==> v9: inputs <==
## cordic
module cordic (
    input clk,
    input rst_n,
    input start,
    input [15:0] angle,
    output reg [15:0] cos,
    output reg [15:0] sin
);
    reg [15:0] sampled_angle;
    reg [15:0] inner_angle;
    reg working;
    reg [3:0] state;
    wire [15:0] ei_radian;
    wire [15:0] tanei;
    wire [15:0] new_inner_angle;
    wire [15:0] new_sin;
    wire [15:0] new_cos;
    wire neg;
    always@(posedge clk or negedge rst_n) begin
        if (!rst_n == 1'b1) begin
            sampled_angle <= 16'b0;
        end
        else begin
            if (start == 1'b1) begin
                sampled_angle <= angle;
            end
            else begin
                sampled_angle <= sampled_angle;
            end
        end
    end
    always@(posedge clk or negedge rst_n) begin
        if (!rst_n == 1'b1) begin
            inner_angle <= 16'b0;
        end
        else begin
            if (start == 1'b1) begin
                inner_angle <= 16'b0;
            end
            else begin
                inner_angle <= new_inner_angle;
            end
        end
    end
    always@(posedge clk or negedge rst_n) begin
        if (!rst_n == 1'b1) begin
            working <= 1'b0;
        end
        else begin
            if (start == 1'b1) begin
                working <= 1'b1;
            end
            else begin
                if (state == 4'b1111) begin
                    working <= 1'b0;
                end
                else begin
                    working <= working;
  ...
Settings: LEC_CHECK=0, ABC_AREA=1, CAP_MARGIN=15, CELL_PAD_IN_SITES_DETAIL_PLACEMENT=0, CORE_ASPECT_RATIO=1.0, CORE_MARGIN=2, CORE_UTILIZATION=72, CTS_CLUSTER_DIAMETER=254, CTS_CLUSTER_SIZE=72, GPL_ROUTABILITY_DRIVEN=1, HOLD_SLACK_MARGIN=0.29, MAX_ROUTING_LAYER=met5, MIN_ROUTING_LAYER=met1, PLACE_DENSITY_LB_ADDON=0.0, SETUP_SLACK_MARGIN=1.16, SLEW_MARGIN=25; clock period 11.3 ns.
run.sh (not shown) runs the stock make flow with config.mk's settings and CLKGATE_MAP_FILE=.
==> v34: changes against v9 <==
Settings changed: ABC_AREA 1 to not set, CAP_MARGIN 15 to 20, CELL_PAD_IN_SITES_DETAIL_PLACEMENT 0 to not set, CORE_ASPECT_RATIO 1.0 to not set, CORE_UTILIZATION 72 to 15, CTS_CLUSTER_DIAMETER 254 to not set, CTS_CLUSTER_SIZE 72 to not set, GPL_ROUTABILITY_DRIVEN 1 to not set, HOLD_SLACK_MARGIN 0.29 to not set, MAX_ROUTING_LAYER met5 to not set, MIN_ROUTING_LAYER met1 to not set, PLACE_DENSITY_LB_ADDON 0.0 to not set, SETUP_SLACK_MARGIN 1.16 to not set, SLEW_MARGIN 25 to 20.
==> flow/constraint.sdc (replaced) <==
create_clock -name core_clock -period 20.4 [get_ports {clk}]
set_input_delay 4.0800 -clock core_clock [delete_from_list [all_inputs] [get_ports {clk}]]
set_output_delay 4.0800 -clock core_clock [all_outputs]
set_load 0.01 [all_outputs]
==> results <==
v9 produced a layout that fails on setup timing. v34 finished with timing, DRC and antenna clean. Sequential cell count is the same in v34 and v9. Against v34, the maximum frequency of v9 is larger by about 13%. In v34 the area after synthesis is higher than in v9, by 5.9%. Cell count: v34 is higher than v9 (39%). The combinational power of v9 is 2.6 times that of v34. In cell area, v9 and v34 hardly differ.
==> figures <==
Outcome: v34 timing/DRC/antenna clean; v9 finished with violations
Violated checks: v34 -; v9 setup timing
Total Neg Setup Slack: v34 0 ns; v9 -30.07 ns
Area share, top type: v34 0.4673; v9 0.4948
Fraction of synthesized area in multiplexers: v34 0.01618; v9 0
Via total after detailed routing: v34 11870; v9 13930
Wire length of the first global-routing pass: v34 68950 µm; v9 73090 µm
Hold path start: v34 sampled_angle[1]; v9 sampled_angle[0]
Floorplan net count: v34 2278; v9 2376
Post-layout minimum cycle time: v34 16.33 ns; v9 14.50 ns
Resized cells post-CTS: v34 0; v9 62
Layout non-clock buf frac: v34 0.03345; v9 0.1075
Setup repair after global routing missed its margin: v34 no; v9 yes
Power of the clock network: v34 0.167 mW; v9 0.308 mW

========
==> inputs of willow <==
cordic again, from the RTL that the note above started with.
==> flow/design.v (excerpt) <==
module cordic (
    input clk,
    input rst_n,
    input start,
    input [15:0] angle,
    output reg [15:0] cos,
    output reg [15:0] sin
);
clock: 10.7 ns
lec_check: 0
abc_area: 1
cap_margin: 20
core_margin: 2
core_utilization: 72
cts_cluster_diameter: 259
cts_cluster_size: 73
hold_slack_margin: 0.3
place_density_lb_addon: 0.0
slew_margin: 20
==> garnet (differences from willow) <==
--- a/flow/config.mk
+++ b/flow/config.mk
@@ -11,6 +11,6 @@
 export CORE_UTILIZATION = 72
-export CTS_CLUSTER_DIAMETER = 259
-export CTS_CLUSTER_SIZE = 73
-export HOLD_SLACK_MARGIN = 0.3
-export PLACE_DENSITY_LB_ADDON = 0.0
+export CTS_CLUSTER_DIAMETER = 364
+export CTS_CLUSTER_SIZE = 100
+export PLACE_DENSITY = 0.41
 export SLEW_MARGIN = 20
+export TNS_END_PERCENT = 5
==> flow/constraint.sdc (replaced) <==
create_clock -name core_clock -period 9.06 [get_ports {clk}]
set_input_delay 1.8120 -clock core_clock [delete_from_list [all_inputs] [get_ports {clk}]]
set_output_delay 1.8120 -clock core_clock [all_outputs]
set_load 0.01 [all_outputs]
==> maple (differences from willow) <==
==> flow/config.mk (replaced) <==
export PLATFORM = sky130hd
export DESIGN_NAME = cordic
export DESIGN_NICKNAME = cordic
export VERILOG_FILES = /design/flow/design.v
export SDC_FILE = /design/flow/constraint.sdc
export NUM_CORES = 4
export LEC_CHECK = 0
export CAP_MARGIN = 20
export CORE_MARGIN = 2
export CORE_UTILIZATION = 72
export CTS_CLUSTER_DIAMETER = 228
export SLEW_MARGIN = 20
export TNS_END_PERCENT = 75
==> flow/constraint.sdc (replaced) <==
create_clock -name core_clock -period 14.0 [get_ports {clk}]
set_input_delay 2.8000 -clock core_clock [delete_from_list [all_inputs] [get_ports {clk}]]
set_output_delay 2.8000 -clock core_clock [all_outputs]
set_load 0.01 [all_outputs]
==> notes <==
- garnet finished but fails on setup timing. willow finished but fails on setup timing. maple finished but fails on setup timing.
- The highest sequential power belongs to garnet, the lowest to maple.
- Sequential cell count is the same in willow and maple.
- In area after synthesis, garnet and willow do not differ.
- Sequential share of layout area, lowest first: willow, maple, garnet.
- In die size, willow and garnet do not differ.
- Against maple, the clock power of willow is higher by about 40%.
- Between garnet and maple, the lower count of clock-buffer cells in the layout is in garnet (gap 1).
- The highest core utilization belongs to willow, the lowest to maple.
- In willow the via count is larger than in maple, by about 11%.
==> figures <==
Width of the die: maple 160 um; willow 155 um; garnet 155 um
Number of clock-tree buffers in the layout: maple 10; willow 11; garnet 9
Chip area: maple 0.0255 mm^2; willow 0.0242 mm^2; garnet 0.0242 mm^2
Met2 capacity usage during global routing: maple 58.7%; willow 68.8%; garnet 65.8%
Fin worst setup slack: maple -0.646 ns; willow -3.93 ns; garnet -5.43 ns
Placed cell area: maple 0.0191 mm^2; willow 0.0188 mm^2; garnet 0.0188 mm^2
Summed area of non-filler cells in the final layout: maple 0.0195 mm^2; willow 0.0197 mm^2; garnet 0.0193 mm^2
Clock group total power: maple 0.243 mW; willow 0.340 mW; garnet 0.407 mW
Detailed-route via count: maple 12800; willow 14200; garnet 13600
Buffering stage count on the worst path with inverters included: maple 9; willow 10; garnet 10
Via count of the first global-routing pass: maple 14000; willow 15200; garnet 14700
Run status: maple finished with violations; willow finished with violations; garnet finished with violations
Reasons for failing layout checks: maple setup timing; willow setup timing; garnet setup timing
Post-Route Setup TNS: maple -1.26 ns; willow -42.22 ns; garnet -83.22 ns
Unique cell types: maple 57; willow 35; garnet 35
Ys cells: maple 1772; willow 1870; garnet 1870
Netlist area before placement: maple 0.0175 mm^2; willow 0.0165 mm^2; garnet 0.0165 mm^2
Number of violations reported at the end of detailed-routing iteration 0: maple 833; willow 1372; garnet 1128
Sequential cell area: maple 0.00173 mm^2; willow 0.00173 mm^2; garnet 0.00173 mm^2
Latest clock arrival within the worst-skew pair: maple 0.36 ns; willow 0.37 ns; garnet 0.36 ns
Logic share of the area: maple 75.5%; willow 70.0%; garnet 70.3%

========
==> job 2662: inputs <==
Starting RTL as in the previous note.
clock: 10.1 ns
lec_check: 0
abc_area: 1
cap_margin: 20
core_margin: 2
core_utilization: 72
cts_cluster_diameter: 394
cts_cluster_size: 97
place_density: 0.38
setup_slack_margin: 2.01
slew_margin: 20
tns_end_percent: 5
==> job 3927 (differences from job 2662) <==
==> flow/config.mk (replaced) <==
export PLATFORM = sky130hd
export DESIGN_NAME = cordic
export DESIGN_NICKNAME = cordic
export VERILOG_FILES = /design/flow/design.v
export SDC_FILE = /design/flow/constraint.sdc
export NUM_CORES = 4
export LEC_CHECK = 0
export CAP_MARGIN = 20
export CORE_MARGIN = 2
export CORE_UTILIZATION = 40
export SLEW_MARGIN = 20
==> flow/constraint.sdc (replaced) <==
create_clock -name core_clock -period 15.5 [get_ports {clk}]
set_input_delay 3.1000 -clock core_clock [delete_from_list [all_inputs] [get_ports {clk}]]
set_output_delay 3.1000 -clock core_clock [all_outputs]
set_load 0.01 [all_outputs]
==> comparison <==
- Job 2662 finished with negative setup slack left. Job 3927 ran to the end with no violations.
- Between job 2662 and job 3927, the lower clock-buffer cell count is in job 3927 (gap 1).
- In job 2662 the clock power is larger than in job 3927, by 68%.
- Of job 2662 and job 3927, job 2662 has the higher synthesized cell count (gap about 5.5%, measured against job 3927).
- In job 3927 the critical path depth is lower than in job 2662, by 4.

========
==> trial 87 <==
==> flow/design.v <==
module fa(
    input a,
    input b,
    input cin,
    output s,
    output cout
);
    assign s = a ^ b  ^ cin;
    assign cout = (a & b) ^ (cin & (a ^ b));
endmodule
module ha(
    input a,
    input b,
    output s,
    output cout
);
    assign s = a ^ b;
    assign cout = a & b;
endmodule
module basic_unit_ha_and(
    input in_x,
    input in_a,
    input in_b,
    output s,
    output cout
);
    wire in_y;
    assign in_y = in_a & in_b;
    assign s = in_x ^ in_y;
    assign cout = in_x & in_y;
endmodule
module basic_unit_fa_and(
    input in_x,
    input in_a,
    input in_b,
    input cin,
    output s,
    output cout
);
    wire in_y;
    assign in_y = in_a & in_b;
    assign s = in_x ^ in_y ^ cin;
    assign cout = (in_x & in_y) ^ (cin & (in_x ^ in_y));
endmodule
module adder_16bit(
    input   [15:0] a,
    input   [15:0] b,
    output  [15:0] out
);
    wire [15:0] s;
    wire [15:0] cout;
    ha i_ha_0 (.a(a[0]), .b(b[0]), .s(s[0]), .cout(cout[0]));
    generate 
        genvar i_adder;
        for(i_adder=1; i_adder<16; i_adder=i_adder+1) begin: adder_for_bits
            fa i_fa (.a(a[i_adder]), .b(b[i_adder]), .cin(cout[i_adder-1]), .s(s[i_adder]), .cout(cout[i_adder]));
        end
    endgenerate
    assign out[15:0] = s[15:0];
endmodule
module lut(
    input [3:0] index,
    output reg [15:0] ei_radian,
    output reg [15:0] tanei
);
    always@(*)
    begin
        case(index)
        4'b0000: begin
            ei_radian = 16'b0000000000000000;
            tanei = 16'h0000;
        end
        4'b0001: begin
            ei_radian = 16'b0110010010000111;
            tanei = 16'h8000;
        end
        4'b0010: begin
            ei_radian = 16'b0011101101011000;
            tanei = 16'h4000;
        end
        4'b0011: begin
            ei_radian = 16'b0001111101011011;
            tanei = 16'h2000;
        end
        4'b0100: begin
            ei_radian = 16'b0000111111101010;
            tanei = 16'h1000;
        end
        4'b0101: begin
            ei_radian = 16'b0000011111111101;
            tanei = 16'h0800;
        end
        4'b0110: begin
            ei_radian = 16'b0000001111111111;
            tanei = 16'h0400;
        end
        4'b0111: begin
            ei_radian = 16'b0000000111111111;
            tanei = 16'h0200;
        end
        4'b1000: begin
            ei_radian = 16'b0000000011111111;
            tanei = 16'h0100;
        end
        4'b1001: begin
            ei_radian = 16'b0000000001111111;
            tanei = 16'h0080;
        end
        4'b1010: begin
            ei_radian = 16'b0000000000111111;
            tanei = 16'h0040;
        end
        4'b1011: begin
            ei_radian = 16'b0000000000011111;
            tanei = 16'h0020;
        end
        4'b1100: begin
            ei_radian = 16'b0000000000001111;
            tanei = 16'h0010;
        end
        4'b1101: begin
            ei_radian = 16'b0000000000000111;
            tanei = 16'h0008;
        end
        4'b1110: begin
            ei_radian = 16'b0000000000000011;
            tanei = 16'h0004;
        end
        4'b1110: begin
            ei_radian = 16'b0000000000000001;
            tanei = 16'h0002;
        end
        default: begin
            ei_radian = 16'b0000000000000000;
            tanei = 16'h0000;
        end
        endcase
    end
endmodule
module add_or_sub_unit(
    input neg,
    input [15:0] ei_radian,
    input [15:0] inner_angle,
    output [15:0] new_inner_angle
);
    wire [15:0] signed_ei_radian;
    assign signed_ei_radian = neg ? {{~{ei_radian}+1}} : ei_radian;
    adder_16bit i_adder_16b_0 (.a(signed_ei_radian), .b(inner_angle), .out(new_inner_angle));
endmodule
module unsigned_unit_first_line(
    input [15:0] in_a,
    input  in_b,
    output [15:0] s
);
    generate
        genvar i_and;
        for(i_and=0;i_and<16;i_and=i_and+1) begin: unsigned_unit_second_line_generate
            assign s[i_and] = in_a[i_and] & in_b;
        end
    endgenerate
endmodule
module unsigned_unit_second_line(
    input [15:0] in_x,
    input [15:0] in_a,
    input  in_b,
    output [15:0] s,
    output [15:0] cout
);
    generate
        genvar i_buh;
        for(i_buh=0;i_buh<16;i_buh=i_buh+1) begin: unsigned_unit_second_line_generate
            basic_unit_ha_and   i_buha  (.in_x(in_x[i_buh]), .in_a(in_a[i_buh]), .in_b(in_b), .s(s[i_buh]), .cout(cout[i_buh]));
        end
    endgenerate
endmodule
module unsigned_unit_line(
    input [15:0] in_x,
    input [15:0] in_a,
    input  in_b,
    input [15:0] cin,
    output [15:0] s,
    output [15:0] cout
);
    generate
        genvar i_buf;
        for(i_buf=0;i_buf<16;i_buf=i_buf+1) begin: unsigned_unit_second_line_generate
            basic_unit_fa_and   i_bufa  (.in_x(in_x[i_buf]), .in_a(in_a[i_buf]), .in_b(in_b), .cin(cin[i_buf]), .s(s[i_buf]), .cout(cout[i_buf]));
        end
    endgenerate
endmodule
module multiply_and_add_unit(
    input [15:0] in,
    input [15:0] a,
    input [15:0] b,
    input neg,
    output [15:0] out
);
    wire [15:0] s_line [15:0];
    wire [15:0] cout_line [15:1];
    unsigned_unit_first_line    i_bul_0 (.in_a(a), .in_b(b[0]), .s(s_line[0]));
    unsigned_unit_second_line   i_bul_1 (.in_x({1'b0, s_line[0][15:1]}), .in_a(a), .in_b(b[1]), .s(s_line[1]), .cout(cout_line[1]));
    unsigned_unit_line          i_bul_2 (.in_x({1'b0, s_line[1][15:1]}), .in_a(a), .in_b(b[2]), .cin(cout_line[1]), .s(s_line[2]), .cout(cout_line[2]));
    generate
        genvar i_bul_mac;
        for(i_bul_mac=2;i_bul_mac<16;i_bul_mac=i_bul_mac+1) begin: unsigned_unit_line_generate
            unsigned_unit_line  i_bul_mac_unit (.in_x({1'b0, s_line[i_bul_mac-1][15:1]}), .in_a(a), .in_b(b[i_bul_mac]), .cin(cout_line[i_bul_mac-1]), .s(s_line[i_bul_mac]), .cout(cout_line[i_bul_mac]));
        end
    endgenerate
    wire [31:0] product_32b;
    generate
        genvar i_s;
        for(i_s=0;i_s<16;i_s=i_s+1) begin: unsigned_output_low_generate
            assign product_32b[i_s] = s_line[i_s][0];
        end
    endgenerate
    adder_16bit i_adder_16b_0 (.a({s_line[15][15:0]}), .b(cout_line[15]), .out(product_32b[31:16]));
    wire [15:0] pos_or_neg;
    assign pos_or_neg = neg ? {{~{product_32b[31:16]}+1}} : {product_32b[31:16]};
    adder_16bit i_adder_16b_1 (.a(in), .b(pos_or_neg), .out(out));
endmodule
module cordic (
    input clk,
    input rst_n,
    input start,
    input [15:0] angle,
    output reg [15:0] cos,
    output reg [15:0] sin
);
    reg [15:0] sampled_angle;
    reg [15:0] inner_angle;
    reg working;
    reg [3:0] state;
    wire [15:0] ei_radian;
    wire [15:0] tanei;
    wire [15:0] new_inner_angle;
    wire [15:0] new_sin;
    wire [15:0] new_cos;
    wire neg;
    always@(posedge clk or negedge rst_n) begin
        if (!rst_n == 1'b1) begin
            sampled_angle <= 16'b0;
        end
        else begin
            if (start == 1'b1) begin
                sampled_angle <= angle;
            end
            else begin
                sampled_angle <= sampled_angle;
            end
        end
    end
    always@(posedge clk or negedge rst_n) begin
        if (!rst_n == 1'b1) begin
            inner_angle <= 16'b0;
        end
        else begin
            if (start == 1'b1) begin
                inner_angle <= 16'b0;
            end
            else begin
                inner_angle <= new_inner_angle;
            end
        end
    end
    always@(posedge clk or negedge rst_n) begin
        if (!rst_n == 1'b1) begin
            working <= 1'b0;
        end
        else begin
            if (start == 1'b1) begin
                working <= 1'b1;
            end
            else begin
                if (state == 4'b1111) begin
                    working <= 1'b0;
                end
                else begin
                    working <= working;
                end
            end
        end
    end
    always@(posedge clk or negedge rst_n) begin
        if (!rst_n == 1'b1) begin
            state <= 4'b0;
        end
        else begin
            if (start == 1'b1) begin
                state <= 4'b0;
            end
            else begin
                if (working == 1'b0) begin
                    state <= 4'b0;
                end
                else begin
                    state <= state + 1;
                end
            end
        end
    end
    always@(posedge clk or negedge rst_n) begin
        if (!rst_n == 1'b1) begin
            sin <= 16'b0;
        end
        else begin
            if (start == 1'b1) begin
                sin <= 16'b0;
            end
            else begin
                if (working == 1'b0) begin
                    sin <= sin;
                end
                else begin
                    sin <= new_sin;
                end
            end
        end
    end
    always@(posedge clk or negedge rst_n) begin
        if (!rst_n == 1'b1) begin
            cos <= 16'b0;
        end
        else begin
            if (start == 1'b1) begin
                cos <= 16'b0100110110111010;
            end
            else begin
                if (working == 1'b0) begin
                    cos <= cos;
                end
                else begin
                    cos <= new_cos;
                end
            end
        end
    end
    lut i_lut_0 (.index(state), .ei_radian(ei_radian),  .tanei(tanei));
    assign neg = (inner_angle <= sampled_angle) ? 0 : 1;
    add_or_sub_unit i_aoru (.neg(neg), .ei_radian(ei_radian), .inner_angle(inner_angle), .new_inner_angle(new_inner_angle));
    multiply_and_add_unit i_mac_cos (.in(cos), .a(tanei), .b(sin), .neg(~neg), .out(new_cos));
    multiply_and_add_unit i_mac_sin (.in(sin), .a(tanei), .b(cos), .neg(neg), .out(new_sin));
endmodule
==> flow/run.sh <==
#!/bin/bash
# the make line also repeats each setting of config.mk as NAME=value (left out here)
make -C /OpenROAD-flow-scripts/flow DESIGN_CONFIG=/design/flow/config.mk WORK_HOME=/design/flow/orfs CLKGATE_MAP_FILE= finish
==> flow/config.mk <==
export PLATFORM = sky130hd
export DESIGN_NAME = cordic
export DESIGN_NICKNAME = cordic
export VERILOG_FILES = /design/flow/design.v
export SDC_FILE = /design/flow/constraint.sdc
export NUM_CORES = 4
export LEC_CHECK = 0
export CAP_MARGIN = 20
export CORE_MARGIN = 2
export CORE_UTILIZATION = 72
export CTS_CLUSTER_DIAMETER = 228
export CTS_CLUSTER_SIZE = 74
export PLACE_DENSITY_LB_ADDON = 0.0
export SETUP_SLACK_MARGIN = 1.3
export SLEW_MARGIN = 20
export TNS_END_PERCENT = 75
==> flow/constraint.sdc <==
create_clock -name core_clock -period 14.0 [get_ports {clk}]
set_input_delay 2.8000 -clock core_clock [delete_from_list [all_inputs] [get_ports {clk}]]
set_output_delay 2.8000 -clock core_clock [all_outputs]
set_load 0.01 [all_outputs]
==> build 30 (differences from trial 87) <==
==> flow/config.mk (replaced) <==
export PLATFORM = sky130hd
export DESIGN_NAME = cordic
export DESIGN_NICKNAME = cordic
export VERILOG_FILES = /design/flow/design.v
export SDC_FILE = /design/flow/constraint.sdc
export NUM_CORES = 4
export LEC_CHECK = 0
export CAP_MARGIN = 20
export CORE_MARGIN = 2
export CORE_UTILIZATION = 40
export SLEW_MARGIN = 20
==> flow/constraint.sdc (replaced) <==
create_clock -name core_clock -period 18.9 [get_ports {clk}]
set_input_delay 3.7800 -clock core_clock [delete_from_list [all_inputs] [get_ports {clk}]]
set_output_delay 3.7800 -clock core_clock [all_outputs]
set_load 0.01 [all_outputs]
==> trial 82 (differences from trial 87) <==
==> flow/config.mk (replaced) <==
export PLATFORM = sky130hd
export DESIGN_NAME = cordic
export DESIGN_NICKNAME = cordic
export VERILOG_FILES = /design/flow/design.v
export SDC_FILE = /design/flow/constraint.sdc
export NUM_CORES = 4
export LEC_CHECK = 0
export ABC_AREA = 1
export CAP_MARGIN = 20
export CORE_MARGIN = 2
export CORE_UTILIZATION = 72
export CTS_CLUSTER_DIAMETER = 259
export CTS_CLUSTER_SIZE = 73
export HOLD_SLACK_MARGIN = 0.3
export PLACE_DENSITY_LB_ADDON = 0.0
export SETUP_SLACK_MARGIN = 2.28
export SLEW_MARGIN = 20
==> flow/constraint.sdc (replaced) <==
create_clock -name core_clock -period 8.62 [get_ports {clk}]
set_input_delay 1.7240 -clock core_clock [delete_from_list [all_inputs] [get_ports {clk}]]
set_output_delay 1.7240 -clock core_clock [all_outputs]
set_load 0.01 [all_outputs]
==> comparison <==
Trial 87 completed, yet does not pass: setup timing. Build 30 went through all stages and came out clean. Trial 82 produced a layout that fails on setup timing. Cell count: trial 82 > build 30 > trial 87. The highest sequential power belongs to trial 82, the lowest to build 30. In synthesized area, build 30 and trial 87 do not differ. The highest utilization belongs to trial 82, the lowest to build 30. Combinational power, lowest first: build 30, trial 87, trial 82. Between build 30 and trial 87, the lower clock-buffer cell count is in build 30 (gap 1). The lowest total power belongs to build 30, the highest to trial 82. Against trial 87, the hold slack of build 30 is higher by 11 ps. Sequential share of layout area: build 30 is higher than trial 82 (0.68 points).
==> figures <==
quantity                                                                     trial 87                    trial 82        build 30
Status                                                     complete, but fails checks  complete, but fails checks  finished clean
Reasons for failing layout checks                                        setup timing                setup timing               -
And+or+nand+nor area frac                                                       0.215                       0.179           0.215
Switch share                                                                    0.506                       0.509           0.519
Layout Cell Area excl Fill                                                 0.0199 mm2                  0.0200 mm2      0.0185 mm2
Net count of the finished layout                                                2,314                       2,561           2,200
Relative contribution of sequential cells to total power                        0.177                       0.120           0.218
Vert. Die Dim                                                                  160 um                      155 um          213 um
Final critical delay including setup and external delays                    14,630 ps                   14,570 ps       16,350 ps
Synthesized netlist net count                                                   2,278                       2,376           2,278
Worst EP required                                                           14,280 ps                     8830 ps       19,150 ps
Met1 Usage GRT                                                                  0.473                       0.533           0.259
Max-slew headroom                                                               0.352                       0.270           0.352
Final weighted congestion in routability-driven placement                       0.896                       0.911           0.803
End of the worst register-to-register path                                    cos[15]                     cos[15]         sin[15]
Sum of negative setup slack                                                  -1230 ps                 -100,200 ps            0 ps
Synth Seq Share                                                                0.0988                       0.105          0.0988
Layout Area Growth over Synthesis                                               14.0%                       20.9%           5.75%
Core Footprint                                                             0.0241 mm2                  0.0226 mm2      0.0431 mm2
Starting DRT DRC Count                                                            907                       1,220             756
Power and IR drop assume default switching activity.
